==> job 4696: inputs <==
Design sdram_controller, start of the top module:
module sdram_controller (
    wr_addr,
    wr_data,
    wr_enable,
    rd_addr,
    rd_data,
    rd_ready,
    rd_enable,
    busy, rst_n, clk,
    addr, bank_addr, data_in, data_out, data_oe, clock_enable, cs_n, ras_n, cas_n, we_n,
    data_mask_low, data_mask_high
);
parameter ROW_WIDTH = 13;
parameter COL_WIDTH = 9;
parameter BANK_WIDTH = 2;
parameter SDRADDR_WIDTH = ROW_WIDTH > COL_WIDTH ? ROW_WIDTH : COL_WIDTH;
parameter HADDR_WIDTH = BANK_WIDTH + ROW_WIDTH + COL_WIDTH;
parameter CLK_FREQUENCY = 133;   
parameter REFRESH_TIME =  32;    
parameter REFRESH_COUNT = 8192;  
localparam CYCLES_BETWEEN_REFRESH = ( CLK_FREQUENCY
                                      * 1_000
                                      * REFRESH_TIME
                                    ) / REFRESH_COUNT;
localparam IDLE      = 5'b00000;
localparam INIT_NOP1 = 5'b01000,
           INIT_PRE1 = 5'b01001,
           INIT_NOP1_1=5'b00101,
           INIT_REF1 = 5'b01010,
           INIT_NOP2 = 5'b01011,
           INIT_REF2 = 5'b01100,
           INIT_NOP3 = 5'b01101,
           INIT_LOAD = 5'b01110,
           INIT_NOP4 = 5'b01111;
localparam REF_PRE  =  5'b00001,
           REF_NOP1 =  5'b00010,
           REF_REF  =  5'b00011,
           REF_NOP2 =  5'b00100;
localparam READ_ACT  = 5'b10000,
           READ_NOP1 = 5'b10001,
           READ_CAS  = 5'b10010,
           READ_NOP2 = 5'b10011,
           READ_READ = 5'b10100;
localparam WRIT_ACT  = 5'b11000,
           WRIT_NOP1 = 5'b11001,
           WRIT_CAS  = 5'b11010,
           WRIT_NOP2 = 5'b11011;
localparam CMD_PALL = 8'b10010001,
           CMD_REF  = 8'b10001000,
           CMD_NOP  = 8'b10111000,
           CMD_MRS  = 8'b10000000,
           CMD_BACT = 8'b10011000,
           CMD_READ = 8'b10101001,
           CMD_WRIT = 8'b10100001;
input  [HADDR_WIDTH-1:0]   wr_addr;
input  [15:0]              wr_data;
input                      wr_enable;
input  [HADDR_WIDTH-1:0]   rd_addr;
output [15:0]              rd_data;
  ...
clock: 3.59 ns
lec_check: 0
cap_margin: 20
core_margin: 2
core_utilization: 72
cts_cluster_diameter: 115
cts_cluster_size: 46
place_density: 0.64
setup_slack_margin: 1.04
slew_margin: 20
run.sh (not shown) runs the stock make flow with config.mk's settings and CLKGATE_MAP_FILE=.
==> job 4334: changes against job 4696 <==
==> flow/config.mk (replaced) <==
export PLATFORM = sky130hd
export DESIGN_NAME = sdram_controller
export DESIGN_NICKNAME = sdram_controller
export VERILOG_FILES = /design/flow/design.v
export SDC_FILE = /design/flow/constraint.sdc
export NUM_CORES = 4
export LEC_CHECK = 0
export CAP_MARGIN = 20
export CORE_MARGIN = 2
export CORE_UTILIZATION = 40
export PLACE_DENSITY = 0.6
export SETUP_SLACK_MARGIN = 0.25
export SLEW_MARGIN = 20
==> flow/constraint.sdc (replaced) <==
create_clock -name core_clock -period 4.09 [get_ports {clk}]
set_input_delay 0.8180 -clock core_clock [delete_from_list [all_inputs] [get_ports {clk}]]
set_output_delay 0.8180 -clock core_clock [all_outputs]
set_load 0.01 [all_outputs]
==> job 6211: changes against job 4696 <==
==> flow/config.mk (replaced) <==
export PLATFORM = sky130hd
export DESIGN_NAME = sdram_controller
export DESIGN_NICKNAME = sdram_controller
export VERILOG_FILES = /design/flow/design.v
export SDC_FILE = /design/flow/constraint.sdc
export NUM_CORES = 4
export LEC_CHECK = 0
export CAP_MARGIN = 20
export CORE_MARGIN = 2
export CORE_UTILIZATION = 40
export GPL_ROUTABILITY_DRIVEN = 0
export MAX_ROUTING_LAYER = met4
export PLACE_DENSITY = 0.56
export SLEW_MARGIN = 20
==> flow/constraint.sdc (replaced) <==
create_clock -name core_clock -period 7.5 [get_ports {clk}]
set_input_delay 1.5000 -clock core_clock [delete_from_list [all_inputs] [get_ports {clk}]]
set_output_delay 1.5000 -clock core_clock [all_outputs]
set_load 0.01 [all_outputs]
==> results <==
Pin count of the biggest net entering global routing: job 4334 62; job 4696 -; job 6211 62
Power group with the highest consumption: job 4334 registers; job 4696 -; job 6211 registers
Number of clock buffers in the layout: job 4334 10; job 4696 -; job 6211 11
Cell at the root of the clock tree: job 4334 sky130_fd_sc_hd__clkbuf_8; job 4696 -; job 6211 sky130_fd_sc_hd__clkbuf_8
Met3 layer usage reported by global route: job 4334 0.0340; job 4696 -; job 6211 0.0316
Run status: job 4334 complete, no violations; job 4696 aborted with a tool error; job 6211 complete, no violations
Stage where the flow stopped: job 4334 -; job 4696 global placement; job 6211 -
Global-route total usage across every layer: job 4334 0.203; job 4696 -; job 6211 0.207
Via count normalized by instance count: job 4334 4.97; job 4696 -; job 6211 4.94
CTS Hold Bufs: job 4334 0; job 4696 -; job 6211 0
Share of power burned in combinational logic: job 4334 0.113; job 4696 -; job 6211 0.114
Sequential cell area: job 4334 1850 sq um; job 4696 -; job 6211 1850 sq um
Number of iterations in the first detailed-routing pass: job 4334 4; job 4696 -; job 6211 4
Height of the chip: job 4334 107 um; job 4696 80.5 um; job 6211 107 um
Switching Share: job 4334 0.228; job 4696 -; job 6211 0.243
GRT overflow: job 4334 0; job 4696 -; job 6211 0
Switching power summed over all nets: job 4334 0.418 mW; job 4696 -; job 6211 0.241 mW
Register share of total power: job 4334 0.515; job 4696 -; job 6211 0.519
Post-Route Skew: job 4334 0.00925 ns; job 4696 -; job 6211 0.0101 ns
Worst hold slack: job 4334 0.453 ns; job 4696 -; job 6211 0.454 ns

---

==> exp/violet <==
Starting RTL as in the previous note.
==> flow/config.mk <==
export PLATFORM = sky130hd
export DESIGN_NAME = sdram_controller
export DESIGN_NICKNAME = sdram_controller
export VERILOG_FILES = /design/flow/design.v
export SDC_FILE = /design/flow/constraint.sdc
export NUM_CORES = 4
export LEC_CHECK = 0
export CAP_MARGIN = 20
export CORE_MARGIN = 2
export CORE_UTILIZATION = 64
export CTS_CLUSTER_DIAMETER = 312
export CTS_CLUSTER_SIZE = 96
export PLACE_DENSITY = 0.35
export SLEW_MARGIN = 20
==> flow/constraint.sdc <==
create_clock -name core_clock -period 2.98 [get_ports {clk}]
set_input_delay 0.5960 -clock core_clock [delete_from_list [all_inputs] [get_ports {clk}]]
set_output_delay 0.5960 -clock core_clock [all_outputs]
set_load 0.01 [all_outputs]
==> exp/umber: changes against exp/violet <==
--- a/flow/config.mk
+++ b/flow/config.mk
@@ -8,7 +8,6 @@
 export CAP_MARGIN = 20
 export CORE_MARGIN = 2
-export CORE_UTILIZATION = 64
-export CTS_CLUSTER_DIAMETER = 312
-export CTS_CLUSTER_SIZE = 96
-export PLACE_DENSITY = 0.35
+export CORE_UTILIZATION = 57
+export CTS_CLUSTER_SIZE = 99
+export PLACE_DENSITY = 0.6
 export SLEW_MARGIN = 20
==> flow/constraint.sdc (replaced) <==
create_clock -name core_clock -period 3.03 [get_ports {clk}]
set_input_delay 0.6060 -clock core_clock [delete_from_list [all_inputs] [get_ports {clk}]]
set_output_delay 0.6060 -clock core_clock [all_outputs]
set_load 0.01 [all_outputs]
==> exp/xenon: changes against exp/violet <==
--- a/flow/config.mk
+++ b/flow/config.mk
@@ -8,7 +8,8 @@
 export CAP_MARGIN = 20
 export CORE_MARGIN = 2
-export CORE_UTILIZATION = 64
-export CTS_CLUSTER_DIAMETER = 312
-export CTS_CLUSTER_SIZE = 96
-export PLACE_DENSITY = 0.35
+export CORE_UTILIZATION = 40
+export CTS_CLUSTER_DIAMETER = 155
+export GPL_ROUTABILITY_DRIVEN = 0
+export GPL_TIMING_DRIVEN = 0
+export HOLD_SLACK_MARGIN = 0.13
 export SLEW_MARGIN = 20
==> flow/constraint.sdc (replaced) <==
create_clock -name core_clock -period 5.6 [get_ports {clk}]
set_input_delay 1.1200 -clock core_clock [delete_from_list [all_inputs] [get_ports {clk}]]
set_output_delay 1.1200 -clock core_clock [all_outputs]
set_load 0.01 [all_outputs]
==> exp/tundra: changes against exp/violet <==
--- a/flow/config.mk
+++ b/flow/config.mk
@@ -8,7 +8,7 @@
 export CAP_MARGIN = 20
 export CORE_MARGIN = 2
-export CORE_UTILIZATION = 64
-export CTS_CLUSTER_DIAMETER = 312
-export CTS_CLUSTER_SIZE = 96
-export PLACE_DENSITY = 0.35
+export CORE_UTILIZATION = 72
+export CTS_CLUSTER_DIAMETER = 115
+export CTS_CLUSTER_SIZE = 46
+export PLACE_DENSITY = 0.6
 export SLEW_MARGIN = 20
==> flow/constraint.sdc (replaced) <==
create_clock -name core_clock -period 3.59 [get_ports {clk}]
set_input_delay 0.7180 -clock core_clock [delete_from_list [all_inputs] [get_ports {clk}]]
set_output_delay 0.7180 -clock core_clock [all_outputs]
set_load 0.01 [all_outputs]
==> impl_metrics.toml <==
# implementation run metrics
[logic_synthesis]
synthArstFlopShare = 0
aoi_share = 0.126
syn_inst = 494

[floorplanning]
die_h_um = 80.5
die_x_um = 80.5
rows = 27
fp_util = 0.755
core_area_mm2 = 0.00557
dieArea_mm2 = 0.00647
ios = 141

[outcome]
status = "stopped before the end"
haltStage = "global placement"
firstError = "[ERROR GPL-0301] Utilization 107.988 % exceeds 100%."
Source of the figures above: exp/tundra

==> impl_metrics.toml <==
# generated from flow reports
[floorplanning]
die_h_um = 107
dieArea_mm2 = 0.0114
core_area_mm2 = 0.0103
die_x_um = 107
rows = 37

[outcome]
status = "no timing/DRC/antenna violations"

[logic_synthesis]
synthArstFlopShare = 0
aoi_share = 0.126
Source of the figures above: exp/xenon

==> impl_metrics.toml <==
# generated from flow reports
[outcome]
status = "no timing/DRC/antenna violations"

[floorplanning]
fp_util = 0.583
die_h_um = 89.9
die_x_um = 89.9
dieArea_mm2 = 0.00809
rows = 31
core_area_mm2 = 0.00721
ios = 141

[logic_synthesis]
aoi_share = 0.126
synthArstFlopShare = 0
yosys-stat-area_mm2 = 0.00421
ys_warn_count = 1

[final_layout]
clockBufferCount = 9

[pwr]
p_seq_frac = 0.541
Source of the figures above: exp/umber

==> impl_metrics.toml <==
# generated from flow reports
[logic_synthesis]
synthArstFlopShare = 0
syn_inst = 494

[floorplanning]
core_area_mm2 = 0.00635
die_x_um = 85.1
die_h_um = 85.1
dieArea_mm2 = 0.00724

[outcome]
status = "no timing/DRC/antenna violations"
Source of the figures above: exp/violet

No activity file was given, so power comes from the tool's default toggle rates.
